==> design/flow/design.v <==
module FA_Structural(a,b,cin,sum,cout);
	input a,b,cin;
    output sum,cout;
    wire x,y,z;
    xor(x,a,b);
    xor(sum,x,cin);
    and(y,cin,x);
    and(z,a,b);
    or(cout,y,z);
endmodule
module RPA(a,b,cin,sum,cout);
	input [63:0] a,b;
    input cin;
    output wire [63:0] sum;
    output wire cout;
	wire c0,c1,c2,c3,c4,c5,c6,c7,c8,c9,c10,c11,c12,c13,c14,c15,c16,c17,c18,c19,c20,c21,c22,c23,c24,c25,c26,c27,c28,c29,c30,c31,c32,c33,c34,c35,c36,c37,c38,c39,c40,c41,c42,c43,c44,c45,c46,c47,c48,c49,c50,c51,c52,c53,c54,c55,c56,c57,c58,c59,c60,c61,c62;
	FA_Structural fa1(a[0],b[0],cin,sum[0],c0);
	FA_Structural fa2(a[1],b[1],c0,sum[1],c1);
	FA_Structural fa3(a[2],b[2],c1,sum[2],c2);
	FA_Structural fa4(a[3],b[3],c2,sum[3],c3);
    FA_Structural fa5(a[4],b[4],c3,sum[4],c4);
    FA_Structural fa6(a[5],b[5],c4,sum[5],c5);
    FA_Structural fa7(a[6],b[6],c5,sum[6],c6);
    FA_Structural fa8(a[7],b[7],c6,sum[7],c7);
    FA_Structural fa9(a[8],b[8],c7,sum[8],c8);
    FA_Structural fa10(a[9],b[9],c8,sum[9],c9);
    FA_Structural fa11(a[10],b[10],c9,sum[10],c10);
    FA_Structural fa12(a[11],b[11],c10,sum[11],c11);
    FA_Structural fa13(a[12],b[12],c11,sum[12],c12);
    FA_Structural fa14(a[13],b[13],c12,sum[13],c13);
    FA_Structural fa15(a[14],b[14],c13,sum[14],c14);
    FA_Structural fa16(a[15],b[15],c14,sum[15],c15);
    FA_Structural fa17(a[16],b[16],c15,sum[16],c16);
    FA_Structural fa18(a[17],b[17],c16,sum[17],c17);
    FA_Structural fa19(a[18],b[18],c17,sum[18],c18);
    FA_Structural fa20(a[19],b[19],c18,sum[19],c19);
    FA_Structural fa21(a[20],b[20],c19,sum[20],c20);
    FA_Structural fa22(a[21],b[21],c20,sum[21],c21);
    FA_Structural fa23(a[22],b[22],c21,sum[22],c22);
    FA_Structural fa24(a[23],b[23],c22,sum[23],c23);
    FA_Structural fa25(a[24],b[24],c23,sum[24],c24);
    FA_Structural fa26(a[25],b[25],c24,sum[25],c25);
    FA_Structural fa27(a[26],b[26],c25,sum[26],c26);
    FA_Structural fa28(a[27],b[27],c26,sum[27],c27);
    FA_Structural fa29(a[28],b[28],c27,sum[28],c28);
    FA_Structural fa30(a[29],b[29],c28,sum[29],c29);
    FA_Structural fa31(a[30],b[30],c29,sum[30],c30);
    FA_Structural fa32(a[31],b[31],c30,sum[31],c31);
    FA_Structural fa33(a[32],b[32],c31,sum[32],c32);
    FA_Structural fa34(a[33],b[33],c32,sum[33],c33);
    FA_Structural fa35(a[34],b[34],c33,sum[34],c34);
    FA_Structural fa36(a[35],b[35],c34,sum[35],c35);
    FA_Structural fa37(a[36],b[36],c35,sum[36],c36);	
    FA_Structural fa38(a[37],b[37],c36,sum[37],c37);
    FA_Structural fa39(a[38],b[38],c37,sum[38],c38);
    FA_Structural fa40(a[39],b[39],c38,sum[39],c39);
    FA_Structural fa41(a[40],b[40],c39,sum[40],c40);
    FA_Structural fa42(a[41],b[41],c40,sum[41],c41);
    FA_Structural fa43(a[42],b[42],c41,sum[42],c42);
    FA_Structural fa44(a[43],b[43],c42,sum[43],c43);
    FA_Structural fa45(a[44],b[44],c43,sum[44],c44);
    FA_Structural fa46(a[45],b[45],c44,sum[45],c45);
    FA_Structural fa47(a[46],b[46],c45,sum[46],c46);
    FA_Structural fa48(a[47],b[47],c46,sum[47],c47);
    FA_Structural fa49(a[48],b[48],c47,sum[48],c48);
    FA_Structural fa50(a[49],b[49],c48,sum[49],c49);
    FA_Structural fa51(a[50],b[50],c49,sum[50],c50);
    FA_Structural fa52(a[51],b[51],c50,sum[51],c51);
    FA_Structural fa53(a[52],b[52],c51,sum[52],c52);
    FA_Structural fa54(a[53],b[53],c52,sum[53],c53);
    FA_Structural fa55(a[54],b[54],c53,sum[54],c54);
    FA_Structural fa56(a[55],b[55],c54,sum[55],c55);
    FA_Structural fa57(a[56],b[56],c55,sum[56],c56);
    FA_Structural fa58(a[57],b[57],c56,sum[57],c57);
    FA_Structural fa59(a[58],b[58],c57,sum[58],c58);
    FA_Structural fa60(a[59],b[59],c58,sum[59],c59);
    FA_Structural fa61(a[60],b[60],c59,sum[60],c60);
    FA_Structural fa62(a[61],b[61],c60,sum[61],c61);
    FA_Structural fa63(a[62],b[62],c61,sum[62],c62);
    FA_Structural fa64(a[63],b[63],c62,sum[63],cout);
endmodule
module swap(input [63:0]in1, input [63:0]in2, output reg [63:0]out1, output reg [63:0]out2);
    always @(in1 or in2)
    begin
        if(in2[62:0]>in1[62:0])
        begin
            out2 = in1;
            out1 = in2;
        end
        else
        begin
            out1 = in1;
            out2 = in2;
        end
    end
endmodule
module shifter(input [63:0]A, input [10:0]shift, output [63:0]B);
    assign B = A>>shift;
endmodule
module split(input [63:0]A, output sign, output [10:0]exp, output [51:0]man);
    assign sign = A[63];
    assign exp  = A[62:52];
    assign man  = A[51:0];
endmodule
module dfa(input [63:0] I1, input [63:0] I2, output reg [63:0] Final_exp);
    wire[63:0] A,B;
    swap SW(I1,I2,A,B); 
    wire S1,S2;        
    wire [10:0] E1,E2; 
    wire [51:0] M1,M2; 
    split SP1(A,S1,E1,M1); 
    split SP2(B,S2,E2,M2); 
    wire [10:0]Expdiff; 
    assign Expdiff = E1-E2;
    wire [63:0] T1,T2,T3;  
    assign T1= {|E1,M1};   
    assign T2= {|E2,M2};   
    shifter BS(T2,Expdiff,T3); 
    wire [63:0]T4;
    assign T4 = {64{S1^S2}}^T3; 
    wire [63:0]Sum;
    wire Carry;
    RPA C1(T1,T4,S1^S2,Sum,Carry); 
    reg [51:0] M3,tmp; 
    reg [10:0] E3;
    integer i, j;
    reg found;
    always @(*)
    begin
        i=53;
        j=0;
        found=1'b0;
        tmp=Sum[51:0];
        if(Sum[53]==1)
        begin 
            M3=Sum[52:1];
            E3 = E1 + 1'b1;
        end
        else if(Sum[52]==0)
        begin
            for(j=1;j<=52;j=j+1)
            begin
                if(!found && Sum[52-j]==1'b1)
                begin
                    i=j;
                    found=1'b1;
                end
            end
            E3=E1-i;
            tmp=Sum[51:0];
            M3=tmp<<i;
        end
        else
        begin
            M3=Sum[51:0];
            E3=E1;
        end
    end
    always@(*) begin
        if(&E1 == 1'b1 || &E2 == 1'b1) begin
            Final_exp = 64'b0_11111111111_1111111111111111111111111111111111111111111111111111;	
        end
        else if((|E1== 1'b0) && (|M1[51:0]== 1'b0)) begin
            Final_exp = {S2,E2,M2[51:0]};
        end
        else if((|E2== 1'b0) && (|M2[51:0]== 1'b0)) begin
            Final_exp = {S1,E1,M1[51:0]};
        end
        else if(Sum[63:0] == 63'b0) begin
            Final_exp=64'b0;
        end
        else begin
            Final_exp = {S1,{11{|Sum}} & E3,M3};
        end
    end
endmodule
module fp64_add(input clk, input [63:0] a, input [63:0] b, output reg [63:0] s);
    reg  [63:0] a_q, b_q;
    wire [63:0] sum;
    dfa u_dfa(.I1(a_q), .I2(b_q), .Final_exp(sum));
    always @(posedge clk) begin
        a_q <= a;
        b_q <= b;
        s   <= sum;
    end
endmodule
==> design/flow/run.sh <==
#!/bin/bash
# the make line also repeats each setting of config.mk as NAME=value (left out here)
make -C /OpenROAD-flow-scripts/flow DESIGN_CONFIG=/design/flow/config.mk WORK_HOME=/design/flow/orfs CLKGATE_MAP_FILE= finish
==> design/flow/config.mk <==
export PLATFORM = sky130hd
export DESIGN_NAME = fp64_add
export DESIGN_NICKNAME = fp64_add
export VERILOG_FILES = /design/flow/design.v
export SDC_FILE = /design/flow/constraint.sdc
export NUM_CORES = 4
export LEC_CHECK = 0
export CAP_MARGIN = 20
export CORE_MARGIN = 2
export CORE_UTILIZATION = 25
export SLEW_MARGIN = 20
==> design/flow/constraint.sdc <==
create_clock -name core_clock -period 30.0 [get_ports {clk}]
set_input_delay 6.0000 -clock core_clock [delete_from_list [all_inputs] [get_ports {clk}]]
set_output_delay 6.0000 -clock core_clock [all_outputs]
set_load 0.01 [all_outputs]
==> results.py, run 1 <==
# Synthesis and PnR figures
metrics = {
    "routing": {
        "antenna_cells": 0,
        "wl_met3_mm": 12.64,
        "vias": 23929,
        "drcViolationCount": 0,
        "met1Wirelength_mm": 47.99,
        "firstDrtPassIters": 7,
        "wirelength_mm": 116.7,
        "detail_route.vias_per_cell": 5.981,
        "ant_nets": 0,
        "dr.max_layer_used": "met5",
        "drt_iter0_markers": 3769,
        "wl_met2_mm": 49.52,
        "drt-wirelength-per-cell_um": 29.17,
    },
    "logic_synthesis": {
        "yosys-top-cells-count": "nand2_1, nor2_1, a21oi_1",
        "synth.most_common_cell": "nand2_1",
        "aoi_share_pct": 28.05,
        "mux_area_share_pct": 11.09,
        "synth_seq_share_pct": 19.06,
        "yosys.area_share.adder_pct": 9.791,
        "syn_nets": 2974,
        "top_area_share_pct": 19.06,
        "ys.warnings.count": 3,
        "netlist_instances": 2719,
        "ys_area_sq_um": 20170,
        "synthTopCellsByArea": "dfxtp_1, mux2i_1, nand2_1",
        "avgSynthCellArea_sq_um": 7.417,
        "yosysTopAreaCell": "dfxtp_1",
        "synth_area_sq_um": 20170,
        "ys.flop_type": "dfxtp_1",
        "yosys.area_share.simple_pct": 21.84,
        "async_reset_ff_share_pct": 0,
        "ys.flops": 192,
        "ys_types": 98,
        "synth-edff-count": 0,
        "top_logic_kind": "AND-OR/OR-AND gates",
        "ys_cells": 2719,
        "synth-xor-area-share_pct": 3.425,
    },
    "final_timing": {
        "post-route-period-util_pct": 97.53,
        "fin_tns_setup_ns": 0,
        "rsz0062_at_grt": "false",
        "clock_skew_ns": 0.03721,
        "hold_violations": 0,
        "setup_viol": 0,
        "max_slew_margin_pct": 17.87,
        "min_period_ns": 29.26,
        "hold_ws_ns": 0.6639,
        "worstMarginPinSlew_ns": 1.232,
        "fmax_ghz": 0.03418,
        "drv_slew": 0,
    },
    "floorplan": {
        "die_area_sq_um": 82950,
        "core_sq_um": 80160,
        "die_width_um": 288.0,
        "rows": 104,
        "die_y_um": 288.0,
        "io_pins": 193,
        "floorplanUtilization_pct": 25.16,
    },
    "pwr": {
        "intPower_mw": 1.070,
        "p_seq_share_pct": 14.4,
        "power.total_mw": 2.379,
        "p_clk_share_pct": 10.9,
        "irDropWorstVdd_mv": 0.05212,
        "p_sw_mw": 1.309,
        "comb_power_share_pct": 74.8,
        "comb_power_mw": 1.78,
        "switching_share_pct": 55.02,
        "largestPowerGroup": "combinational logic",
        "p_clk_mw": 0.258,
        "p_leak_nw": 9.740,
        "pg_seq_mw": 0.342,
        "p_per_area_nw_per_um2": 94.40,
    },
    "finish": {
        "fin_nets": 3183,
        "final_area_sq_um": 25200,
        "syn_to_final_growth_pct": 24.95,
    },
    "critical_path": {
        "cp.arrival_ns": 29.68,
        "cp_common_cell": "fa_1",
        "crit_start": "a_q[4]",
        "crit_required_ns": 30.42,
        "crit_family": "adder cells",
        "crit_end": "s[31]",
        "crit_path_start_kind": "register",
        "regToRegSetupSlack_ns": 0.74,
        "max_stage_delay_ns": 0.58,
        "rr_startpoint": "a_q[4]",
        "end_kind": "register",
        "path_depth": 91,
        "path_class": "register to register",
        "crit_fanout": 66,
        "critical_path_buf_inv_count": 5,
        "r2r_cells": 91,
        "timing.rr.end": "s[31]",
        "worst_path_max_delay_cell": "o311a_2",
    },
    "clocking": {
        "cts_buffers": 17,
        "htreeDepth": 4,
        "root_buffer": "clkbuf_16",
        "cts_hold_repair.buffers": 0,
        "cts_tree": "built",
        "insertion_delay_ns": 0.52,
        "cts_buffer_depth": 2,
        "cts_sinks": 192,
        "cts.reportedPaths.clkPinSlew_ns": 0.10,
    },
    "worst_hold_path": {
        "hold_start": "a_q[7]",
        "hp-class": "register to register",
        "holdPathStages": 2,
        "holdPathEnd": "s[7]",
    },
    "run": {
        "warnings": 27,
        "cap_violations": 0,
    },
    "place": {
        "dpl_cell_area_sq_um": 24210,
        "gp_congestion": 1.049,
        "port_buffers": 192,
        "hpwl_mm": 94.16,
    },
    "grt": {
        "grt_antenna_before_repair": 3,
        "grt_use_total_pct": 27.25,
        "grt_pass1_wl_mm": 163.0,
        "overflow": 0,
        "grt_pass1_vias": 22185,
        "grt_start_max_net_pins": 78,
    },
    "outcome": {
        "status": "complete, no violations",
    },
}
==> final cells by class <==
class | instances | area (sq um)
clock inverters | 15 | 221.5
well taps | 1060 | 1326
fillers | 8724 | 54960
flip-flops and latches | 192 | 3850
repair buffers | 386 | 3511
inverters | 149 | 559.3
multi-input cells | 2182 | 15300
clock buffers | 17 | 425.4
==> metal layers <==
layer / up-vias / track usage [%]
met5: - / 0
met4: 2 / 12.84
met3: 295 / 5.927
met2: 1729 / 41.27
met1: 11438 / 36.65
li1: 10465 / -
==> through the flow <==
| step | worst slack (ns) | util [%] | cells |
|---|---|---|---|
| CTS | 0.2464 | 31.01 | 3983 |
| floorplan | 0.02863 | - | 2719 |
| detailed placement | 0.3113 | 30.20 | 3951 |
| global route | 0.01873 | 31.44 | 4001 |
| finish | 0.7414 | 31.44 | 4001 |
| global placement | 0.4861 | 30.19 | 3949 |
==> timing repair <==
item / in CTS / in global routing
gates resized: 0 / 45
setup endpoints to repair: 0 / 62
setup buffers: 0 / 15
==> run 2, diff against run 1 <==
CORE_UTILIZATION = 72   (was 25)
CTS_CLUSTER_DIAMETER = 358   (was unset)
HOLD_SLACK_MARGIN = -0.1   (was unset)
SETUP_SLACK_MARGIN = -1.14   (was unset)
clock period = 12.4 ns   (was 30.0 ns; I/O delays follow)
==> run 2 against run 1 <==
Net effect: the run now fails in 3_5_place_dp; die size shrank 65%; area after synthesis stayed put; synthesized cell count unchanged.
==> results.py, run 2 <==
# Generated from Yosys and OpenROAD reports
metrics = {
    "floorplan": {
        "die_width_um": 171.4,
        "die_area_sq_um": 29360,
        "die_y_um": 171.4,
        "core_sq_um": 27710,
        "floorplanUtilization_pct": 72.79,
        "io_pins": 193,
        "rows": 61,
    },
    "logic_synthesis": {
        "ys_types": 98,
        "ys_area_sq_um": 20170,
        "mux_area_share_pct": 11.09,
        "top_logic_kind": "AND-OR/OR-AND gates",
        "synth-xor-area-share_pct": 3.425,
        "ys.flops": 192,
        "yosys-top-cells-count": "nand2_1, nor2_1, a21oi_1",
        "synth_area_sq_um": 20170,
        "top_area_share_pct": 19.06,
        "synth-edff-count": 0,
        "yosysTopAreaCell": "dfxtp_1",
        "synthTopCellsByArea": "dfxtp_1, mux2i_1, nand2_1",
        "synth.most_common_cell": "nand2_1",
        "netlist_instances": 2719,
        "aoi_share_pct": 28.05,
        "yosys.area_share.simple_pct": 21.84,
        "avgSynthCellArea_sq_um": 7.417,
        "yosys.area_share.adder_pct": 9.791,
        "async_reset_ff_share_pct": 0,
        "syn_nets": 2974,
        "synth_seq_share_pct": 19.06,
        "ys.warnings.count": 3,
        "ys.flop_type": "dfxtp_1",
        "ys_cells": 2719,
    },
    "outcome": {
        "error": "[ERROR DPL-0038] Utilization greater than 100%, impossible to legalize",
        "status": "did not finish",
        "lastStage": "3_5_place_dp",
    },
    "place": {
        "port_buffers": 192,
        "gp_congestion": 1.423,
    },
}
## run 2: stage by stage
step	cells	worst slack [ns]	area, sq um
global placement	3869	-13.52	28200
floorplan	2719	-15.19	20780
==> run 3, diff against run 2 <==
ABC_AREA = 1   (was unset)
CAP_MARGIN = 30   (was 20)
CELL_PAD_IN_SITES_DETAIL_PLACEMENT = 2   (was unset)
CELL_PAD_IN_SITES_GLOBAL_PLACEMENT = 0   (was unset)
CORE_UTILIZATION = 60   (was 72)
CTS_CLUSTER_DIAMETER = 45   (was 358)
CTS_CLUSTER_SIZE = 18   (was unset)
HOLD_SLACK_MARGIN = 0.16   (was -0.1)
PLACE_DENSITY = 0.61   (was unset)
SETUP_SLACK_MARGIN = 5.0   (was -1.14)
TNS_END_PERCENT = 75   (was unset)
clock period = 32.7 ns   (was 12.4 ns; I/O delays follow)
==> run 3 against run 2 <==
Net effect: the flow again stops in 3_5_place_dp; synthesized cell count is 27% higher; area after synthesis is 1.7% higher; die size is 21% higher.
==> results.py, run 3 <==
# Generated from Yosys and OpenROAD reports
metrics = {
    "logic_synthesis": {
        "synth_seq_share_pct": 18.75,
        "ys_area_sq_um": 20500,
        "synth.most_common_cell": "nand2_1",
        "avgSynthCellArea_sq_um": 5.942,
        "aoi_share_pct": 18.21,
        "yosys.area_share.adder_pct": 9.632,
        "ys.warnings.count": 3,
        "async_reset_ff_share_pct": 0,
        "synth-edff-count": 0,
        "top_logic_kind": "simple AND/OR/NAND/NOR gates",
        "yosysTopAreaCell": "dfxtp_1",
        "mux_area_share_pct": 0.7813,
        "netlist_instances": 3450,
        "synth-xor-area-share_pct": 2.863,
        "ys.flop_type": "dfxtp_1",
        "synthTopCellsByArea": "dfxtp_1, nand2_1, nand3_1",
        "ys_cells": 3450,
        "top_area_share_pct": 18.75,
        "ys_types": 60,
        "syn_nets": 3705,
        "ys.flops": 192,
        "yosys.area_share.simple_pct": 38.30,
        "yosys-top-cells-count": "nand2_1, nand3_1, inv_1",
        "synth_area_sq_um": 20500,
    },
    "floorplan": {
        "core_sq_um": 33620,
        "io_pins": 193,
        "die_area_sq_um": 35660,
        "die_width_um": 188.8,
        "floorplanUtilization_pct": 60.98,
        "rows": 67,
        "die_y_um": 188.8,
    },
    "outcome": {
        "status": "did not finish",
        "lastStage": "3_5_place_dp",
        "error": "Error: detail_place.tcl, 38 bad optional access",
    },
    "place": {
        "gp_congestion": 1.191,
        "port_buffers": 192,
    },
}
-- run 3: stage by stage --
stage / hold slack [ns] / power (mW) / setup WS, ns
2_1_floorplan: 0.5770 / 1.548 / 5.014
3_3_place_gp: 0.6724 / 2.180 / 1.510
==> run 4, diff against run 3 <==
CELL_PAD_IN_SITES_GLOBAL_PLACEMENT = 3   (was 0)
CORE_ASPECT_RATIO = 1.93   (was unset)
CORE_MARGIN = 6   (was 2)
HOLD_SLACK_MARGIN = unset   (was 0.16)
MAX_ROUTING_LAYER = met4   (was unset)
MIN_ROUTING_LAYER = met2   (was unset)
PLACE_DENSITY = unset   (was 0.61)
PLACE_DENSITY_LB_ADDON = 0.07   (was unset)
SLEW_MARGIN = 40   (was 20)
TNS_END_PERCENT = 5   (was 75)
clock period = 44.3 ns   (was 32.7 ns; I/O delays follow)
==> run 4 against run 3 <==
Net effect: the run fails in 3_1_place_gp_skip_io; die size is 9.3% higher; synthesized cell count stayed put; area after synthesis stayed put.
==> results.py, run 4 <==
# Generated from Yosys and OpenROAD reports
metrics = {
    "logic_synthesis": {
        "synth.most_common_cell": "nand2_1",
        "top_area_share_pct": 18.75,
        "ys.flop_type": "dfxtp_1",
        "syn_nets": 3705,
        "yosys.area_share.adder_pct": 9.632,
        "synth_seq_share_pct": 18.75,
        "synth-xor-area-share_pct": 2.863,
        "async_reset_ff_share_pct": 0,
        "yosysTopAreaCell": "dfxtp_1",
        "aoi_share_pct": 18.21,
        "ys_cells": 3450,
        "synth_area_sq_um": 20500,
        "netlist_instances": 3450,
        "synth-edff-count": 0,
        "ys_area_sq_um": 20500,
        "avgSynthCellArea_sq_um": 5.942,
        "mux_area_share_pct": 0.7813,
        "ys.flops": 192,
        "ys.warnings.count": 3,
        "yosys-top-cells-count": "nand2_1, nand3_1, inv_1",
        "synthTopCellsByArea": "dfxtp_1, nand2_1, nand3_1",
        "top_logic_kind": "simple AND/OR/NAND/NOR gates",
        "ys_types": 60,
        "yosys.area_share.simple_pct": 38.30,
    },
    "outcome": {
        "error": "[ERROR FLW-0024] Place density exceeds 1.0 (current PLACE_DENSITY_LB_ADDON =  0.07). Please check if the value of  PLACE_DENSITY_LB_ADDON is between 0 and 0.99.",
        "lastStage": "3_1_place_gp_skip_io",
        "status": "did not finish",
    },
    "floorplan": {
        "rows": 93,
        "core_sq_um": 33510,
        "die_area_sq_um": 38990,
        "die_width_um": 145.0,
        "floorplanUtilization_pct": 61.17,
        "die_y_um": 268.8,
    },
}
==> run 5, diff against run 4 <==
ABC_AREA = unset   (was 1)
CAP_MARGIN = 20   (was 30)
CELL_PAD_IN_SITES_GLOBAL_PLACEMENT = 2   (was 3)
CORE_ASPECT_RATIO = 0.53   (was 1.93)
CORE_MARGIN = 2   (was 6)
CORE_UTILIZATION = 25   (was 60)
CTS_CLUSTER_DIAMETER = 104   (was 45)
CTS_CLUSTER_SIZE = 58   (was 18)
GPL_TIMING_DRIVEN = 1   (was unset)
HOLD_SLACK_MARGIN = -0.09   (was unset)
PLACE_DENSITY_LB_ADDON = 0.04   (was 0.07)
SETUP_SLACK_MARGIN = unset   (was 5.0)
SLEW_MARGIN = 10   (was 40)
TNS_END_PERCENT = 100   (was 5)
clock period = 16.9 ns   (was 44.3 ns; I/O delays follow)
==> run 5 against run 4 <==
Net effect: the flow stops in 5_1_grt; synthesized cell count down 21%; area after synthesis down 1.6%; die size up 110%.
==> results.py, run 5 <==
# Generated from Yosys and OpenROAD reports
metrics = {
    "outcome": {
        "status": "did not finish",
        "lastStage": "5_1_grt",
        "error": "[ERROR GRT-0116] Global routing finished with congestion. Check the congestion regions in the DRC Viewer.",
    },
    "logic_synthesis": {
        "ys_types": 98,
        "yosys.area_share.simple_pct": 21.84,
        "yosysTopAreaCell": "dfxtp_1",
        "top_logic_kind": "AND-OR/OR-AND gates",
        "ys.flops": 192,
        "ys_area_sq_um": 20170,
        "yosys-top-cells-count": "nand2_1, nor2_1, a21oi_1",
        "netlist_instances": 2719,
        "synth_seq_share_pct": 19.06,
        "ys.warnings.count": 3,
        "async_reset_ff_share_pct": 0,
        "ys_cells": 2719,
        "synth.most_common_cell": "nand2_1",
        "syn_nets": 2974,
        "synth-xor-area-share_pct": 3.425,
        "synthTopCellsByArea": "dfxtp_1, mux2i_1, nand2_1",
        "synth-edff-count": 0,
        "top_area_share_pct": 19.06,
        "avgSynthCellArea_sq_um": 7.417,
        "mux_area_share_pct": 11.09,
        "yosys.area_share.adder_pct": 9.791,
        "synth_area_sq_um": 20170,
        "aoi_share_pct": 28.05,
        "ys.flop_type": "dfxtp_1",
    },
    "place": {
        "gp_congestion": 1.352,
        "pre_cts_slack_ns": -11.24,
        "port_buffers": 192,
        "hpwl_mm": 146.6,
    },
    "floorplan": {
        "die_area_sq_um": 83070,
        "die_width_um": 394.1,
        "die_y_um": 210.8,
        "io_pins": 193,
        "floorplanUtilization_pct": 25.37,
        "core_sq_um": 79480,
        "rows": 75,
    },
    "clocking": {
        "cts_sinks": 192,
        "cts_hold_repair.buffers": 0,
        "root_buffer": "clkbuf_16",
        "htreeDepth": 4,
        "cts_buffers": 17,
        "cts_buffer_depth": 2,
    },
    "grt": {
        "overflow": 2823,
        "grt_use_total_pct": 90.47,
    },
}
## run 5: layer usage
layer,GRT overflow,GRT usage [%]
met1,-,-
met3,2729,112.8
met2,43,89.36
met4,51,54.67
met5,-,-
## run 5: through the flow
stage	total power [mW]	hold WS (ns)	util (%)	cell area, sq um	std cells
after global placement	4.789	0.7059	38.81	30850	4766
after floorplan	2.367	0.4858	-	20780	2719
after CTS	6.555	0.7434	44.16	35100	4938
after detailed placement	4.900	0.7199	38.82	30860	4767
## run 5: repair_timing
action,in CTS
endpoints found under the setup margin,64
gates resized,572
buffers inserted,141
cloned,5
endpoints found under the hold margin,0
pin swaps,191
==> run 6, diff against run 5 <==
CAP_MARGIN = 30   (was 20)
CELL_PAD_IN_SITES_DETAIL_PLACEMENT = unset   (was 2)
CELL_PAD_IN_SITES_GLOBAL_PLACEMENT = 0   (was 2)
CORE_ASPECT_RATIO = unset   (was 0.53)
CORE_UTILIZATION = 58   (was 25)
CTS_CLUSTER_DIAMETER = unset   (was 104)
CTS_CLUSTER_SIZE = 90   (was 58)
GPL_TIMING_DRIVEN = unset   (was 1)
MAX_ROUTING_LAYER = unset   (was met4)
MIN_ROUTING_LAYER = unset   (was met2)
PLACE_DENSITY_LB_ADDON = unset   (was 0.04)
SETUP_SLACK_MARGIN = 4.89   (was unset)
SLEW_MARGIN = 20   (was 10)
TNS_END_PERCENT = 75   (was 100)
clock period = 26.7 ns   (was 16.9 ns; I/O delays follow)
==> run 6 against run 5 <==
Net effect: the flow again stops in 5_1_grt; die size is 56% lower; synthesized cell count stayed put; area after synthesis stayed put.
==> results.py, run 6 <==
# Generated from Yosys and OpenROAD reports
metrics = {
    "logic_synthesis": {
        "synth_area_sq_um": 20170,
        "ys.warnings.count": 3,
        "ys_area_sq_um": 20170,
        "top_area_share_pct": 19.06,
        "synth-xor-area-share_pct": 3.425,
        "ys.flop_type": "dfxtp_1",
        "yosys.area_share.adder_pct": 9.791,
        "yosys-top-cells-count": "nand2_1, nor2_1, a21oi_1",
        "mux_area_share_pct": 11.09,
        "ys_types": 98,
        "synth-edff-count": 0,
        "synth_seq_share_pct": 19.06,
        "syn_nets": 2974,
        "top_logic_kind": "AND-OR/OR-AND gates",
        "ys_cells": 2719,
        "yosys.area_share.simple_pct": 21.84,
        "synthTopCellsByArea": "dfxtp_1, mux2i_1, nand2_1",
        "synth.most_common_cell": "nand2_1",
        "yosysTopAreaCell": "dfxtp_1",
        "ys.flops": 192,
        "async_reset_ff_share_pct": 0,
        "avgSynthCellArea_sq_um": 7.417,
        "aoi_share_pct": 28.05,
        "netlist_instances": 2719,
    },
    "outcome": {
        "lastStage": "5_1_grt",
        "error": "[ERROR GRT-0232] Routing congestion too high. Check the congestion heatmap in the GUI.",
        "status": "did not finish",
    },
    "floorplan": {
        "core_sq_um": 34370,
        "die_width_um": 190.5,
        "rows": 68,
        "die_y_um": 190.5,
        "die_area_sq_um": 36280,
        "floorplanUtilization_pct": 58.67,
        "io_pins": 193,
    },
    "grt": {
        "grt_use_total_pct": 74.40,
        "overflow": 44,
    },
    "place": {
        "hpwl_mm": 76.80,
        "port_buffers": 192,
        "gp_congestion": 1.320,
        "dp.cells": 3368,
    },
    "clocking": {
        "root_buffer": "clkbuf_16",
        "cts_buffer_depth": 2,
        "cts_buffers": 17,
        "cts_sinks": 192,
        "htreeDepth": 4,
    },
}
-- run 6: through the flow --
| stage | cell area [sq um] | worst slack (ns) | hold WS, ns | utilization [%] |
|---|---|---|---|---|
| 4_1_cts | 26060 | 0.3308 | 0.6365 | 75.80 |
| 3_5_place_dp | 23930 | 0.009186 | 0.6019 | 69.61 |
| 3_3_place_gp | 23930 | 0.3557 | 0.5925 | 69.61 |
| 2_1_floorplan | 20730 | -0.8913 | 0.4830 | - |
-- run 6: repair_timing --
action                                  in CTS
buffers inserted                            63
resized                                    229
endpoints found under the setup margin      64
hold buffers                                 0
pin swaps                                   95
gates cloned                                 4
-- run 6: routing by layer --
metal | global-route usage [%] | GRT overflow
met5 | 44.23 | 0
met4 | 64.82 | 18
met3 | 65.99 | 5
met2 | 84.38 | 20
met1 | 77.68 | 1
==> run 7, diff against run 6 <==
CAP_MARGIN = 40   (was 30)
CELL_PAD_IN_SITES_GLOBAL_PLACEMENT = unset   (was 0)
CORE_ASPECT_RATIO = 0.5   (was unset)
CORE_MARGIN = 10   (was 2)
CORE_UTILIZATION = 56   (was 58)
CTS_CLUSTER_DIAMETER = 227   (was unset)
CTS_CLUSTER_SIZE = 94   (was 90)
HOLD_SLACK_MARGIN = unset   (was -0.09)
PLACE_DENSITY = 0.67   (was unset)
SETUP_SLACK_MARGIN = -1.37   (was 4.89)
TNS_END_PERCENT = 5   (was 75)
clock period = 30.0 ns   (was 26.7 ns; I/O delays follow)
==> run 7 against run 6 <==
Net effect: now fails the layout checks on negative setup slack; synthesized cell count unchanged; die size up 23%; area after synthesis unchanged.
==> results.py, run 7 <==
# Synthesis and PnR figures
metrics = {
    "worst_hold_path": {
        "holdPathEnd": "s[63]",
        "holdPathStages": 2,
        "hp-class": "register to register",
        "hold_start": "a_q[63]",
    },
    "logic_synthesis": {
        "mux_area_share_pct": 11.09,
        "top_logic_kind": "AND-OR/OR-AND gates",
        "ys_types": 98,
        "netlist_instances": 2719,
        "synthTopCellsByArea": "dfxtp_1, mux2i_1, nand2_1",
        "yosys.area_share.adder_pct": 9.791,
        "aoi_share_pct": 28.05,
        "yosys-top-cells-count": "nand2_1, nor2_1, a21oi_1",
        "synth_area_sq_um": 20170,
        "ys_area_sq_um": 20170,
        "ys.flop_type": "dfxtp_1",
        "async_reset_ff_share_pct": 0,
        "ys.warnings.count": 3,
        "synth-edff-count": 0,
        "yosysTopAreaCell": "dfxtp_1",
        "synth-xor-area-share_pct": 3.425,
        "yosys.area_share.simple_pct": 21.84,
        "synth.most_common_cell": "nand2_1",
        "ys.flops": 192,
        "avgSynthCellArea_sq_um": 7.417,
        "ys_cells": 2719,
        "top_area_share_pct": 19.06,
        "synth_seq_share_pct": 19.06,
        "syn_nets": 2974,
    },
    "floorplan": {
        "rows": 49,
        "die_width_um": 288.4,
        "io_pins": 193,
        "core_sq_um": 35740,
        "floorplanUtilization_pct": 56.42,
        "die_y_um": 154.2,
        "die_area_sq_um": 44460,
    },
    "routing": {
        "drt_iter0_markers": 5783,
        "ant_nets": 0,
        "vias": 25147,
        "drt-wirelength-per-cell_um": 31.00,
        "drcViolationCount": 0,
        "detail_route.vias_per_cell": 7.405,
        "firstDrtPassIters": 13,
        "wirelength_mm": 105.3,
    },
    "critical_path": {
        "worst_path_max_delay_cell": "nor4b_1",
        "crit_start": "a_q[9]",
        "crit_family": "adder cells",
        "end_kind": "register",
        "cp_common_cell": "fa_1",
        "max_stage_delay_ns": 0.81,
        "crit_required_ns": 30.31,
        "crit_fanout": 16,
        "timing.rr.end": "s[43]",
        "critical_path_buf_inv_count": 5,
        "crit_path_start_kind": "register",
        "path_class": "register to register",
        "crit_end": "s[43]",
        "regToRegSetupSlack_ns": -0.70,
        "cp.arrival_ns": 31.01,
        "path_depth": 91,
        "r2r_cells": 91,
        "rr_startpoint": "a_q[9]",
    },
    "finish": {
        "syn_to_final_growth_pct": 18.37,
        "final_area_sq_um": 23870,
        "fin_nets": 3152,
    },
    "run": {
        "cap_violations": 0,
        "warnings": 28,
    },
    "final_timing": {
        "fmax_ghz": 0.03257,
        "setup_viol": 55,
        "drv_slew": 0,
        "fin_tns_setup_ns": -20.19,
        "post-route-period-util_pct": 102.3,
        "worstMarginPinSlew_ns": 1.195,
        "setup_ws_ns": -0.6992,
        "hold_violations": 0,
        "max_slew_margin_pct": 20.35,
        "clock_skew_ns": 0.02112,
        "hold_ws_ns": 0.6742,
        "min_period_ns": 30.70,
    },
    "grt": {
        "grt_antenna_before_repair": 5,
        "overflow": 0,
        "grt_use_total_pct": 44.98,
        "grt_pass1_wl_mm": 150.5,
        "grt_pass1_vias": 22477,
        "grt_start_max_net_pins": 89,
    },
    "pwr": {
        "p_sw_mw": 1.234,
        "p_clk_share_pct": 11.1,
        "p_seq_share_pct": 15.1,
        "switching_share_pct": 55.46,
        "p_per_area_nw_per_um2": 93.21,
        "pg_seq_mw": 0.335,
        "largestPowerGroup": "combinational logic",
        "comb_power_share_pct": 73.8,
        "p_leak_nw": 9.492,
        "power.total_mw": 2.225,
        "comb_power_mw": 1.64,
        "irDropWorstVdd_mv": 0.07717,
        "p_clk_mw": 0.248,
        "intPower_mw": 0.9909,
    },
    "place": {
        "hpwl_mm": 82.91,
        "port_buffers": 192,
        "gp_congestion": 1.196,
        "pre_cts_slack_ns": -0.4379,
        "dpl_cell_area_sq_um": 23080,
    },
    "clocking": {
        "insertion_delay_ns": 0.48,
        "cts_buffer_depth": 2,
        "cts_tree": "built",
        "cts_buffers": 17,
        "root_buffer": "clkbuf_16",
        "cts.reportedPaths.clkPinSlew_ns": 0.08,
        "htreeDepth": 4,
        "cts_sinks": 192,
        "cts_hold_repair.buffers": 0,
    },
    "outcome": {
        "failed_checks": "negative setup slack",
        "status": "complete, but fails checks",
    },
}
run 7: what timing repair did:
action / in CTS / in global routing
hold endpoints to repair: 0 / 0
setup buffers: 0 / 5
gates resized: 0 / 15
endpoints found under the setup margin: 0 / 52
run 7: cell type report:
type                            count  area [sq um]
Antenna cell                        2         5.005
Clock buffer                       18         429.2
Clock inverter                     14         171.4
Fill cell                        3168         11870
Inverter                          149         561.8
Multi-Input combinational cell   2182         15140
Sequential cell                   192          3844
Tap cell                          484         605.6
Timing Repair Buffer              355          3115
run 7: stage by stage:
stage	instances	util, %
floorplan	2719	-
global placement	3322	64.26
detailed placement	3341	64.58
CTS	3373	66.26
global route	3394	66.77
finish	3396	66.78
run 7: routing by layer:
metal / global-route usage, % / up-vias / share of wire [%] / wire length, um
met5: 4.427 / - / 0.38 / 395
met4: 17.68 / 10 / 5.7 / 6031
met3: 26.52 / 552 / 21 / 21770
met2: 58.75 / 2615 / 37 / 38850
met1: 58.37 / 11586 / 36 / 38230
li1: - / 10384 / - / -
==> run 8, diff against run 7 <==
ABC_AREA = 1   (was unset)
CAP_MARGIN = 30   (was 40)
CELL_PAD_IN_SITES_DETAIL_PLACEMENT = 2   (was unset)
CELL_PAD_IN_SITES_GLOBAL_PLACEMENT = 0   (was unset)
CORE_ASPECT_RATIO = unset   (was 0.5)
CORE_MARGIN = 8   (was 10)
CORE_UTILIZATION = 60   (was 56)
CTS_CLUSTER_DIAMETER = 45   (was 227)
CTS_CLUSTER_SIZE = 18   (was 94)
HOLD_SLACK_MARGIN = 0.16   (was unset)
PLACE_DENSITY = unset   (was 0.67)
PLACE_DENSITY_LB_ADDON = 0.07   (was unset)
SETUP_SLACK_MARGIN = unset   (was -1.37)
TNS_END_PERCENT = 75   (was 5)
clock period = 32.7 ns   (was 30.0 ns; I/O delays follow)
==> run 8 against run 7 <==
Net effect: the run now fails in 3_5_place_dp; area after synthesis is 1.7% higher; synthesized cell count rose by 27%; die size shrank 9.3%.
==> results.py, run 8 <==
# Generated from Yosys and OpenROAD reports
metrics = {
    "logic_synthesis": {
        "ys_types": 60,
        "yosys-top-cells-count": "nand2_1, nand3_1, inv_1",
        "synth-xor-area-share_pct": 2.863,
        "async_reset_ff_share_pct": 0,
        "ys_area_sq_um": 20500,
        "yosys.area_share.simple_pct": 38.30,
        "ys_cells": 3450,
        "aoi_share_pct": 18.21,
        "top_area_share_pct": 18.75,
        "ys.flop_type": "dfxtp_1",
        "yosys.area_share.adder_pct": 9.632,
        "netlist_instances": 3450,
        "ys.warnings.count": 3,
        "synth_area_sq_um": 20500,
        "avgSynthCellArea_sq_um": 5.942,
        "synth.most_common_cell": "nand2_1",
        "synth_seq_share_pct": 18.75,
        "yosysTopAreaCell": "dfxtp_1",
        "ys.flops": 192,
        "synthTopCellsByArea": "dfxtp_1, nand2_1, nand3_1",
        "mux_area_share_pct": 0.7813,
        "synth-edff-count": 0,
        "syn_nets": 3705,
        "top_logic_kind": "simple AND/OR/NAND/NOR gates",
    },
    "outcome": {
        "lastStage": "3_5_place_dp",
        "status": "did not finish",
        "error": "[ERROR DPL-0033] detailed placement checks failed during check placement.",
    },
    "floorplan": {
        "core_sq_um": 33620,
        "die_width_um": 200.8,
        "floorplanUtilization_pct": 60.98,
        "rows": 67,
        "die_area_sq_um": 40330,
        "die_y_um": 200.8,
        "io_pins": 193,
    },
    "place": {
        "gp_congestion": 1.200,
        "port_buffers": 192,
    },
}
[run 8: per-stage QoR]
stage / instance area (sq um) / hold WS (ns) / power (mW) / setup slack, ns / cells
2_1_floorplan: 20500 / 0.5770 / 1.538 / 4.433 / 3450
3_3_place_gp: 22540 / 0.6626 / 2.200 / 1.150 / 3935
==> run 9, diff against run 8 <==
CAP_MARGIN = 20   (was 30)
CELL_PAD_IN_SITES_DETAIL_PLACEMENT = unset   (was 2)
CELL_PAD_IN_SITES_GLOBAL_PLACEMENT = unset   (was 0)
CORE_MARGIN = 2   (was 8)
CORE_UTILIZATION = 58   (was 60)
CTS_CLUSTER_DIAMETER = unset   (was 45)
CTS_CLUSTER_SIZE = 90   (was 18)
HOLD_SLACK_MARGIN = unset   (was 0.16)
PLACE_DENSITY_LB_ADDON = unset   (was 0.07)
TNS_END_PERCENT = 5   (was 75)
clock period = 22.9 ns   (was 32.7 ns; I/O delays follow)
==> run 9 against run 8 <==
Net effect: the run fails in 5_1_grt; die size down 8.6%; area after synthesis is the same; synthesized cell count unchanged.
==> results.py, run 9 <==
# Generated from Yosys and OpenROAD reports
metrics = {
    "logic_synthesis": {
        "yosysTopAreaCell": "dfxtp_1",
        "synth_area_sq_um": 20500,
        "ys_area_sq_um": 20500,
        "synth_seq_share_pct": 18.75,
        "ys.flops": 192,
        "ys.warnings.count": 3,
        "avgSynthCellArea_sq_um": 5.942,
        "mux_area_share_pct": 0.7813,
        "synth-xor-area-share_pct": 2.863,
        "top_area_share_pct": 18.75,
        "ys.flop_type": "dfxtp_1",
        "top_logic_kind": "simple AND/OR/NAND/NOR gates",
        "synth.most_common_cell": "nand2_1",
        "yosys.area_share.simple_pct": 38.30,
        "netlist_instances": 3450,
        "ys_types": 60,
        "aoi_share_pct": 18.21,
        "yosys-top-cells-count": "nand2_1, nand3_1, inv_1",
        "syn_nets": 3705,
        "async_reset_ff_share_pct": 0,
        "synth-edff-count": 0,
        "ys_cells": 3450,
        "yosys.area_share.adder_pct": 9.632,
        "synthTopCellsByArea": "dfxtp_1, nand2_1, nand3_1",
    },
    "outcome": {
        "status": "did not finish",
        "error": "[ERROR GRT-0232] Routing congestion too high. Check the congestion heatmap in the GUI.",
        "lastStage": "5_1_grt",
    },
    "grt": {
        "grt_use_total_pct": 71.19,
        "overflow": 59,
    },
    "floorplan": {
        "die_width_um": 192.0,
        "die_area_sq_um": 36860,
        "floorplanUtilization_pct": 59.05,
        "io_pins": 193,
        "core_sq_um": 34710,
        "die_y_um": 192.0,
        "rows": 68,
    },
    "clocking": {
        "cts_buffer_depth": 2,
        "htreeDepth": 4,
        "cts_buffers": 17,
        "root_buffer": "clkbuf_16",
        "cts_sinks": 192,
    },
    "place": {
        "pre_cts_slack_ns": -4.349,
        "hpwl_mm": 78.74,
        "gp_congestion": 1.252,
        "dpl_cell_area_sq_um": 27800,
        "port_buffers": 192,
    },
}
run 9: routing by layer:
metal	GRT overflow	global-route usage (%)
met5	0	28.85
met4	27	67.03
met3	3	52.64
met2	29	88.82
met1	0	73.42
run 9: metrics by stage:
stage / cells / hold WS (ns) / util [%]
floorplan: 3450 / 0.5770 / -
global placement: 4556 / 0.7259 / 80.05
detailed placement: 4556 / 0.7312 / 80.07
CTS: 4621 / 0.7656 / 83.34
run 9: what timing repair did:
item / in CTS
pin swaps: 32
hold buffers: 0
hold endpoints to repair: 0
resized: 90
setup endpoints to repair: 64
gates cloned: 2
setup buffers: 31
==> run 10, diff against run 9 <==
CORE_ASPECT_RATIO = 0.5   (was unset)
CORE_UTILIZATION = 40   (was 58)
CTS_CLUSTER_DIAMETER = 26   (was unset)
CTS_CLUSTER_SIZE = 100   (was 90)
SETUP_SLACK_MARGIN = 5.0   (was unset)
clock period = 30.0 ns   (was 22.9 ns; I/O delays follow)
==> run 10 against run 9 <==
Net effect: now clean on timing, DRC and antenna; area after synthesis unchanged; synthesized cell count unchanged; die size up 44%.
==> results.py, run 10 <==
# Synthesis and PnR figures
metrics = {
    "outcome": {
        "status": "complete, no violations",
    },
    "routing": {
        "drcViolationCount": 0,
        "drt-wirelength-per-cell_um": 25.25,
        "wirelength_mm": 109.4,
        "detail_route.vias_per_cell": 5.993,
        "antenna_cells": 0,
        "vias": 25955,
        "ant_nets": 0,
        "drt_iter0_markers": 4136,
        "firstDrtPassIters": 9,
    },
    "run": {
        "cap_violations": 0,
        "warnings": 32,
    },
    "critical_path": {
        "r2r_cells": 120,
        "path_depth": 120,
        "path_class": "register to register",
        "cp.arrival_ns": 27.63,
        "crit_required_ns": 30.32,
        "crit_start": "a_q[58]",
        "rr_startpoint": "a_q[58]",
        "timing.rr.end": "s[31]",
        "crit_family": "adder cells",
        "max_stage_delay_ns": 0.41,
        "crit_fanout": 55,
        "regToRegSetupSlack_ns": 2.69,
        "crit_path_start_kind": "register",
        "crit_end": "s[31]",
        "end_kind": "register",
        "worst_path_max_delay_cell": "a21oi_1",
        "critical_path_buf_inv_count": 15,
        "cp_common_cell": "fa_2",
    },
    "pwr": {
        "p_clk_mw": 0.242,
        "p_leak_nw": 11.78,
        "intPower_mw": 1.179,
        "largestPowerGroup": "combinational logic",
        "p_per_area_nw_per_um2": 116.9,
        "comb_power_mw": 2.43,
        "p_clk_share_pct": 8.0,
        "switching_share_pct": 60.99,
        "p_seq_share_pct": 11.4,
        "pg_seq_mw": 0.345,
        "irDropWorstVdd_mv": 0.1109,
        "p_sw_mw": 1.843,
        "comb_power_share_pct": 80.6,
    },
    "clocking": {
        "insertion_delay_ns": 0.48,
        "root_buffer": "clkbuf_16",
        "cts.reportedPaths.clkPinSlew_ns": 0.08,
        "htreeDepth": 4,
        "cts_sinks": 192,
        "cts_tree": "built",
        "cts_buffer_depth": 2,
        "cts_buffers": 17,
    },
    "logic_synthesis": {
        "top_area_share_pct": 18.75,
        "yosys.area_share.simple_pct": 38.30,
        "ys.flops": 192,
        "synth-edff-count": 0,
        "ys_area_sq_um": 20500,
        "ys_cells": 3450,
        "ys.warnings.count": 3,
        "yosys.area_share.adder_pct": 9.632,
        "mux_area_share_pct": 0.7813,
        "ys_types": 60,
        "aoi_share_pct": 18.21,
        "synth_area_sq_um": 20500,
        "async_reset_ff_share_pct": 0,
        "ys.flop_type": "dfxtp_1",
        "top_logic_kind": "simple AND/OR/NAND/NOR gates",
        "synthTopCellsByArea": "dfxtp_1, nand2_1, nand3_1",
        "netlist_instances": 3450,
        "yosys-top-cells-count": "nand2_1, nand3_1, inv_1",
        "yosysTopAreaCell": "dfxtp_1",
        "synth_seq_share_pct": 18.75,
        "avgSynthCellArea_sq_um": 5.942,
        "synth.most_common_cell": "nand2_1",
        "synth-xor-area-share_pct": 2.863,
        "syn_nets": 3705,
    },
    "worst_hold_path": {
        "holdPathEnd": "s[63]",
        "hold_start": "b_q[63]",
        "hp-class": "register to register",
        "holdPathStages": 2,
    },
    "finish": {
        "fin_nets": 3884,
        "fillers": 5337,
        "utilization_pct": 51.25,
        "syn_to_final_growth_pct": 26.09,
    },
    "final_timing": {
        "hold_violations": 0,
        "max_slew_margin_pct": 6.681,
        "worstMarginPinSlew_ns": 1.385,
        "fmax_ghz": 0.03661,
        "post-route-period-util_pct": 91.04,
        "min_period_ns": 27.31,
        "clock_skew_ns": 0.01998,
        "setup_viol": 0,
        "rsz0062_at_grt": "true",
        "drv_slew": 0,
        "fin_tns_setup_ns": 0,
    },
    "place": {
        "gp_congestion": 1.092,
        "port_buffers": 192,
        "hpwl_mm": 86.45,
    },
    "floorplan": {
        "core_sq_um": 50440,
        "die_y_um": 164.1,
        "die_width_um": 324.1,
        "io_pins": 193,
        "die_area_sq_um": 53180,
        "rows": 58,
        "floorplanUtilization_pct": 40.64,
    },
    "grt": {
        "grt_pass1_vias": 23358,
        "grt_antenna_before_repair": 1,
        "grt_use_total_pct": 40.06,
        "grt_start_max_net_pins": 121,
        "grt_pass1_wl_mm": 155.3,
        "overflow": 0,
    },
}
-- run 10: timing repair --
item	in CTS	in global routing
pin swaps	32	34
buffers inserted	46	24
hold buffers	0	0
gates resized	119	103
endpoints found under the setup margin	64	63
cloned	9	3
-- run 10: area by class of cell --
type	instances	area (sq um)	share of cell area (%)
tap	690	863.3	3.340
multi-input combinational	2681	15660	60.59
clock buffer	17	425.4	1.646
inverter	381	1441	5.577
clock inverter	14	191.4	0.7406
sequential	192	3869	14.97
timing repair buffer	356	3396	13.14
-- run 10: per-stage QoR --
stage	total power, mW	instance area [sq um]	hold WS (ns)	setup WS [ns]	instances
4_1_cts	2.877	25210	0.6401	3.070	4304
3_5_place_dp	2.579	23630	0.6424	1.198	4218
5_1_grt	3.175	25850	0.6830	1.757	4331
2_1_floorplan	1.709	20930	0.5770	4.303	3450
3_3_place_gp	2.579	23600	0.6322	1.503	4217
6_report	3.022	25850	0.6435	2.688	4331
-- run 10: routing by layer --
| metal | part of all wire (%) | GRT usage (%) | vias up |
|---|---|---|---|
| li1 | - | - | 11829 |
| met1 | 44 | 58.46 | 12254 |
| met2 | 38 | 54.40 | 1675 |
| met3 | 14 | 14.36 | 197 |
| met4 | 3.1 | 10.86 | 0 |
| met5 | 0 | 0.4630 | - |
==> run 11, diff against run 10 <==
ABC_AREA = unset   (was 1)
CORE_MARGIN = 5   (was 2)
CORE_UTILIZATION = 51   (was 40)
CTS_CLUSTER_DIAMETER = 292   (was 26)
CTS_CLUSTER_SIZE = unset   (was 100)
MIN_ROUTING_LAYER = met1   (was unset)
PLACE_DENSITY_LB_ADDON = 0.13   (was unset)
SETUP_SLACK_MARGIN = 0.29   (was 5.0)
SLEW_MARGIN = 25   (was 20)
TNS_END_PERCENT = unset   (was 5)
clock period = 32.3 ns   (was 30.0 ns; I/O delays follow)
==> run 11 against run 10 <==
Net effect: still clean on timing, DRC and antenna; count of clock-buffer cells in the layout increased by 1; power decreased by 31%; via count decreased by 4.4%; synthesized cell count decreased by 21%; global-route usage increased by 7.0 points; die size decreased by 18%; sequential power decreased by 9.3%; flip-flop count unchanged; non-clock buffer count decreased by 73; maximum frequency decreased by 13%; critical path depth decreased by 22; clock power decreased by 8.3%.
==> results.py, run 11 <==
# Synthesis and PnR figures
metrics = {
    "floorplan": {
        "die_y_um": 150.6,
        "core_sq_um": 38990,
        "rows": 51,
        "die_width_um": 291.2,
        "floorplanUtilization_pct": 51.72,
        "die_area_sq_um": 43860,
        "io_pins": 193,
    },
    "run": {
        "warnings": 28,
        "cap_violations": 0,
    },
    "logic_synthesis": {
        "synth.most_common_cell": "nand2_1",
        "ys.flop_type": "dfxtp_1",
        "netlist_instances": 2719,
        "ys.warnings.count": 3,
        "yosys.area_share.adder_pct": 9.791,
        "ys_area_sq_um": 20170,
        "yosysTopAreaCell": "dfxtp_1",
        "top_logic_kind": "AND-OR/OR-AND gates",
        "ys_cells": 2719,
        "avgSynthCellArea_sq_um": 7.417,
        "ys_types": 98,
        "ys.flops": 192,
        "async_reset_ff_share_pct": 0,
        "synth_seq_share_pct": 19.06,
        "synthTopCellsByArea": "dfxtp_1, mux2i_1, nand2_1",
        "synth_area_sq_um": 20170,
        "mux_area_share_pct": 11.09,
        "top_area_share_pct": 19.06,
        "aoi_share_pct": 28.05,
        "yosys-top-cells-count": "nand2_1, nor2_1, a21oi_1",
        "synth-xor-area-share_pct": 3.425,
        "yosys.area_share.simple_pct": 21.84,
        "syn_nets": 2974,
        "synth-edff-count": 0,
    },
    "critical_path": {
        "path_class": "register to register",
        "cp_common_cell": "fa_1",
        "rr_startpoint": "a_q[4]",
        "max_stage_delay_ns": 0.56,
        "crit_path_start_kind": "register",
        "crit_end": "s[57]",
        "crit_required_ns": 32.70,
        "cp.arrival_ns": 31.94,
        "r2r_cells": 98,
        "crit_family": "adder cells",
        "timing.rr.end": "s[57]",
        "crit_start": "a_q[4]",
        "critical_path_buf_inv_count": 8,
        "end_kind": "register",
        "regToRegSetupSlack_ns": 0.75,
        "crit_fanout": 36,
        "path_depth": 98,
        "worst_path_max_delay_cell": "o311a_2",
    },
    "place": {
        "hpwl_mm": 84.57,
        "port_buffers": 192,
        "pre_cts_slack_ns": 0.5166,
        "gp_congestion": 1.138,
    },
    "worst_hold_path": {
        "holdPathStages": 2,
        "holdPathEnd": "s[63]",
        "hold_start": "a_q[63]",
        "hp-class": "register to register",
    },
    "clocking": {
        "insertion_delay_ns": 0.48,
        "cts.reportedPaths.clkPinSlew_ns": 0.09,
        "cts_sinks": 192,
        "root_buffer": "clkbuf_16",
        "cts_buffers": 17,
        "cts_tree": "built",
        "cts_buffer_depth": 2,
        "htreeDepth": 4,
    },
    "grt": {
        "grt_pass1_vias": 22078,
        "grt_pass1_wl_mm": 152.5,
        "overflow": 0,
        "grt_start_max_net_pins": 68,
        "grt_antenna_before_repair": 5,
        "grt_use_total_pct": 47.05,
    },
    "routing": {
        "detail_route.vias_per_cell": 7.350,
        "vias": 24806,
        "firstDrtPassIters": 10,
        "drt_iter0_markers": 5394,
        "wirelength_mm": 108.8,
        "ant_nets": 0,
        "drt-wirelength-per-cell_um": 32.23,
        "drcViolationCount": 0,
    },
    "pwr": {
        "p_per_area_nw_per_um2": 88.52,
        "largestPowerGroup": "combinational logic",
        "comb_power_mw": 1.55,
        "p_clk_mw": 0.222,
        "p_clk_share_pct": 10.7,
        "p_seq_share_pct": 15.1,
        "p_leak_nw": 9.153,
        "irDropWorstVdd_mv": 0.05178,
        "switching_share_pct": 56.66,
        "intPower_mw": 0.9023,
        "pg_seq_mw": 0.313,
        "p_sw_mw": 1.179,
        "comb_power_share_pct": 74.3,
    },
    "final_timing": {
        "drv_slew": 0,
        "clock_skew_ns": 0.02508,
        "min_period_ns": 31.55,
        "post-route-period-util_pct": 97.67,
        "fin_tns_setup_ns": 0,
        "fmax_ghz": 0.03170,
        "setup_ws_ns": 0.7541,
        "hold_violations": 0,
        "max_slew_margin_pct": 14.22,
        "rsz0062_at_grt": "true",
        "setup_viol": 0,
        "worstMarginPinSlew_ns": 1.287,
    },
    "finish": {
        "fin_nets": 3081,
        "syn_to_final_growth_pct": 16.63,
    },
    "outcome": {
        "status": "complete, no violations",
    },
}
==> run 11: metrics by stage <==
step           utilization (%)  hold WS [ns]  power [mW]  instances  area, sq um
2_1_floorplan                -        0.4830       1.193       2719        20180
3_3_place_gp             58.02        0.6569       1.736       3316        22620
3_5_place_dp             58.11        0.6558       1.738       3320        22660
4_1_cts                  59.59        0.6675       1.962       3352        23230
5_1_grt                  60.28        0.7101       2.126       3369        23500
6_report                 60.32        0.6673       2.082       3375        23520
==> run 11: what timing repair did <==
| action | CTS | global route |
|---|---|---|
| hold buffers | 0 | 0 |
| setup buffers | 0 | 11 |
| endpoints found under the setup margin | 0 | 61 |
| gates resized | 0 | 32 |
==> run 11: layout make-up <==
| cell class | instances | area (sq um) |
|---|---|---|
| fillers | 3614 | 15470 |
| clock buffers | 18 | 429.2 |
| repair buffers | 283 | 2629 |
| flip-flops and latches | 192 | 3844 |
| multi-input cells | 2183 | 15230 |
| well taps | 530 | 663.1 |
| diodes | 6 | 15.01 |
| clock inverters | 14 | 145.1 |
| inverters | 149 | 561.8 |
==> run 11: routing by layer <==
| metal | GRT usage [%] | wire, um | vias to the layer above |
|---|---|---|---|
| met2 | 61.29 | 39220 | 2455 |
| met5 | 2.328 | 229 | - |
| met4 | 17.79 | 6067 | 4 |
| met3 | 27.15 | 21690 | 503 |
| li1 | - | - | 10237 |
| met1 | 63.18 | 41580 | 11607 |
==> run 12, diff against run 11 <==
CORE_ASPECT_RATIO = unset   (was 0.5)
CORE_MARGIN = 2   (was 5)
CORE_UTILIZATION = 58   (was 51)
CTS_CLUSTER_DIAMETER = unset   (was 292)
MIN_ROUTING_LAYER = unset   (was met1)
PLACE_DENSITY_LB_ADDON = unset   (was 0.13)
SETUP_SLACK_MARGIN = unset   (was 0.29)
SLEW_MARGIN = 20   (was 25)
clock period = 24.5 ns   (was 32.3 ns; I/O delays follow)
==> run 12 against run 11 <==
Net effect: the run now fails in 5_1_grt; area after synthesis is the same; die size fell by 17%; synthesized cell count unchanged.
==> results.py, run 12 <==
# Generated from Yosys and OpenROAD reports
metrics = {
    "outcome": {
        "status": "did not finish",
        "lastStage": "5_1_grt",
        "error": "[ERROR GRT-0116] Global routing finished with congestion. Check the congestion regions in the DRC Viewer.",
    },
    "place": {
        "dpl_cell_area_sq_um": 27620,
        "hpwl_mm": 84.46,
        "gp_congestion": 1.325,
        "port_buffers": 192,
        "dp.cells": 3851,
        "pre_cts_slack_ns": -2.181,
    },
    "grt": {
        "grt_use_total_pct": 79.37,
        "overflow": 90,
    },
    "logic_synthesis": {
        "synth_area_sq_um": 20170,
        "mux_area_share_pct": 11.09,
        "aoi_share_pct": 28.05,
        "yosys-top-cells-count": "nand2_1, nor2_1, a21oi_1",
        "yosys.area_share.simple_pct": 21.84,
        "synth-xor-area-share_pct": 3.425,
        "top_logic_kind": "AND-OR/OR-AND gates",
        "netlist_instances": 2719,
        "ys_cells": 2719,
        "synth-edff-count": 0,
        "synthTopCellsByArea": "dfxtp_1, mux2i_1, nand2_1",
        "yosys.area_share.adder_pct": 9.791,
        "top_area_share_pct": 19.06,
        "ys.flops": 192,
        "synth_seq_share_pct": 19.06,
        "avgSynthCellArea_sq_um": 7.417,
        "ys.warnings.count": 3,
        "synth.most_common_cell": "nand2_1",
        "ys_types": 98,
        "yosysTopAreaCell": "dfxtp_1",
        "ys_area_sq_um": 20170,
        "async_reset_ff_share_pct": 0,
        "ys.flop_type": "dfxtp_1",
        "syn_nets": 2974,
    },
    "floorplan": {
        "die_width_um": 190.5,
        "floorplanUtilization_pct": 58.67,
        "die_y_um": 190.5,
        "die_area_sq_um": 36280,
        "rows": 68,
        "core_sq_um": 34370,
        "io_pins": 193,
    },
    "clocking": {
        "htreeDepth": 4,
        "cts_buffers": 17,
        "cts_sinks": 192,
        "cts_buffer_depth": 2,
        "root_buffer": "clkbuf_16",
    },
}
==> run 12: what timing repair did <==
action	4_1_cts
endpoints found under the setup margin	64
hold buffers	0
gates resized	391
pin swaps	128
gates cloned	5
hold endpoints to repair	0
setup buffers	82
==> run 12: routing by layer <==
metal	global-route usage, %	GRT overflow
met5	44.37	0
met4	73.32	36
met3	69.10	4
met2	91.75	44
met1	80.88	6
==> run 13, diff against run 12 <==
CORE_UTILIZATION = 72   (was 58)
HOLD_SLACK_MARGIN = -0.1   (was unset)
PLACE_DENSITY = 0.64   (was unset)
clock period = 14.3 ns   (was 24.5 ns; I/O delays follow)
==> run 13 against run 12 <==
Net effect: the flow stops in 3_5_place_dp; synthesized cell count did not move; die size fell by 19%; area after synthesis did not move.
==> results.py, run 13 <==
# Generated from Yosys and OpenROAD reports
metrics = {
    "outcome": {
        "status": "did not finish",
        "lastStage": "3_5_place_dp",
        "error": "[ERROR DPL-0038] Utilization greater than 100%, impossible to legalize",
    },
    "floorplan": {
        "floorplanUtilization_pct": 72.79,
        "rows": 61,
        "die_width_um": 171.4,
        "die_area_sq_um": 29360,
        "core_sq_um": 27710,
        "io_pins": 193,
        "die_y_um": 171.4,
    },
    "logic_synthesis": {
        "ys_types": 98,
        "yosys.area_share.simple_pct": 21.84,
        "yosys.area_share.adder_pct": 9.791,
        "synth_area_sq_um": 20170,
        "ys.warnings.count": 3,
        "ys.flops": 192,
        "syn_nets": 2974,
        "yosysTopAreaCell": "dfxtp_1",
        "synth-edff-count": 0,
        "ys_cells": 2719,
        "mux_area_share_pct": 11.09,
        "synth_seq_share_pct": 19.06,
        "synth-xor-area-share_pct": 3.425,
        "aoi_share_pct": 28.05,
        "yosys-top-cells-count": "nand2_1, nor2_1, a21oi_1",
        "top_logic_kind": "AND-OR/OR-AND gates",
        "async_reset_ff_share_pct": 0,
        "ys.flop_type": "dfxtp_1",
        "synth.most_common_cell": "nand2_1",
        "ys_area_sq_um": 20170,
        "avgSynthCellArea_sq_um": 7.417,
        "netlist_instances": 2719,
        "synthTopCellsByArea": "dfxtp_1, mux2i_1, nand2_1",
        "top_area_share_pct": 19.06,
    },
    "place": {
        "gp_congestion": 1.427,
        "port_buffers": 192,
    },
}
==> run 13: metrics by stage <==
stage             power [mW]  hold slack [ns]  area (sq um)  std cells
floorplan              2.798           0.4858         20780       2719
global placement       4.537           0.6109         28110       3856
==> run 14, diff against run 13 <==
CORE_UTILIZATION = 66   (was 72)
PLACE_DENSITY = unset   (was 0.64)
clock period = 12.4 ns   (was 14.3 ns; I/O delays follow)
==> run 14 against run 13 <==
Net effect: synthesized cell count is the same; the run fails in 4_1_cts; area after synthesis unchanged; die size up 8.9%.
==> results.py, run 14 <==
# Generated from Yosys and OpenROAD reports
metrics = {
    "logic_synthesis": {
        "ys_types": 98,
        "yosys.area_share.adder_pct": 9.791,
        "aoi_share_pct": 28.05,
        "ys.flop_type": "dfxtp_1",
        "ys_area_sq_um": 20170,
        "synth.most_common_cell": "nand2_1",
        "async_reset_ff_share_pct": 0,
        "synth-edff-count": 0,
        "mux_area_share_pct": 11.09,
        "ys.warnings.count": 3,
        "synth-xor-area-share_pct": 3.425,
        "synth_area_sq_um": 20170,
        "syn_nets": 2974,
        "yosys.area_share.simple_pct": 21.84,
        "ys.flops": 192,
        "yosys-top-cells-count": "nand2_1, nor2_1, a21oi_1",
        "top_logic_kind": "AND-OR/OR-AND gates",
        "yosysTopAreaCell": "dfxtp_1",
        "avgSynthCellArea_sq_um": 7.417,
        "synthTopCellsByArea": "dfxtp_1, mux2i_1, nand2_1",
        "ys_cells": 2719,
        "netlist_instances": 2719,
        "synth_seq_share_pct": 19.06,
        "top_area_share_pct": 19.06,
    },
    "floorplan": {
        "floorplanUtilization_pct": 67.50,
        "io_pins": 193,
        "die_area_sq_um": 31970,
        "core_sq_um": 29870,
        "die_y_um": 178.8,
        "die_width_um": 178.8,
        "rows": 63,
    },
    "outcome": {
        "status": "did not finish",
        "lastStage": "4_1_cts",
        "error": "[ERROR DPL-0038] Utilization greater than 100%, impossible to legalize",
    },
    "place": {
        "dp.cells": 3900,
        "gp_congestion": 1.425,
        "hpwl_mm": 97.60,
        "port_buffers": 192,
    },
}
run 14: per-stage QoR:
step	instance area (sq um)	setup WS, ns	power, mW
2_1_floorplan	20780	-15.19	3.227
3_3_place_gp	28370	-13.97	5.315
3_5_place_dp	28370	-14.96	5.574
==> run 15, diff against run 14 <==
CORE_UTILIZATION = 63   (was 66)
HOLD_SLACK_MARGIN = unset   (was -0.1)
clock period = 15.3 ns   (was 12.4 ns; I/O delays follow)
==> run 15 against run 14 <==
Net effect: the run again fails in 4_1_cts; die size rose by 4.7%; synthesized cell count did not move; area after synthesis did not move.
==> results.py, run 15 <==
# Generated from Yosys and OpenROAD reports
metrics = {
    "outcome": {
        "status": "did not finish",
        "lastStage": "4_1_cts",
        "error": "[ERROR DPL-0033] detailed placement checks failed during check placement.",
    },
    "logic_synthesis": {
        "synth-edff-count": 0,
        "ys_types": 98,
        "synthTopCellsByArea": "dfxtp_1, mux2i_1, nand2_1",
        "yosys.area_share.simple_pct": 21.84,
        "yosysTopAreaCell": "dfxtp_1",
        "syn_nets": 2974,
        "ys.flop_type": "dfxtp_1",
        "aoi_share_pct": 28.05,
        "top_area_share_pct": 19.06,
        "yosys-top-cells-count": "nand2_1, nor2_1, a21oi_1",
        "ys_cells": 2719,
        "synth_area_sq_um": 20170,
        "ys.flops": 192,
        "synth-xor-area-share_pct": 3.425,
        "yosys.area_share.adder_pct": 9.791,
        "synth_seq_share_pct": 19.06,
        "top_logic_kind": "AND-OR/OR-AND gates",
        "avgSynthCellArea_sq_um": 7.417,
        "ys.warnings.count": 3,
        "netlist_instances": 2719,
        "ys_area_sq_um": 20170,
        "async_reset_ff_share_pct": 0,
        "mux_area_share_pct": 11.09,
        "synth.most_common_cell": "nand2_1",
    },
    "place": {
        "pre_cts_slack_ns": -11.79,
        "dp.cells": 3869,
        "hpwl_mm": 89.39,
        "port_buffers": 192,
        "gp_congestion": 1.404,
    },
    "floorplan": {
        "die_width_um": 182.9,
        "core_sq_um": 31560,
        "rows": 65,
        "die_area_sq_um": 33460,
        "io_pins": 193,
        "die_y_um": 182.9,
        "floorplanUtilization_pct": 63.91,
    },
}
[run 15: stage by stage]
step	hold WS [ns]	area [sq um]	util, %
3_5_place_dp	0.6380	28090	89.01
3_3_place_gp	0.6235	28090	89.01
2_1_floorplan	0.4858	20780	-
Power figures rest on the tool's default switching activity, not on a simulated workload.
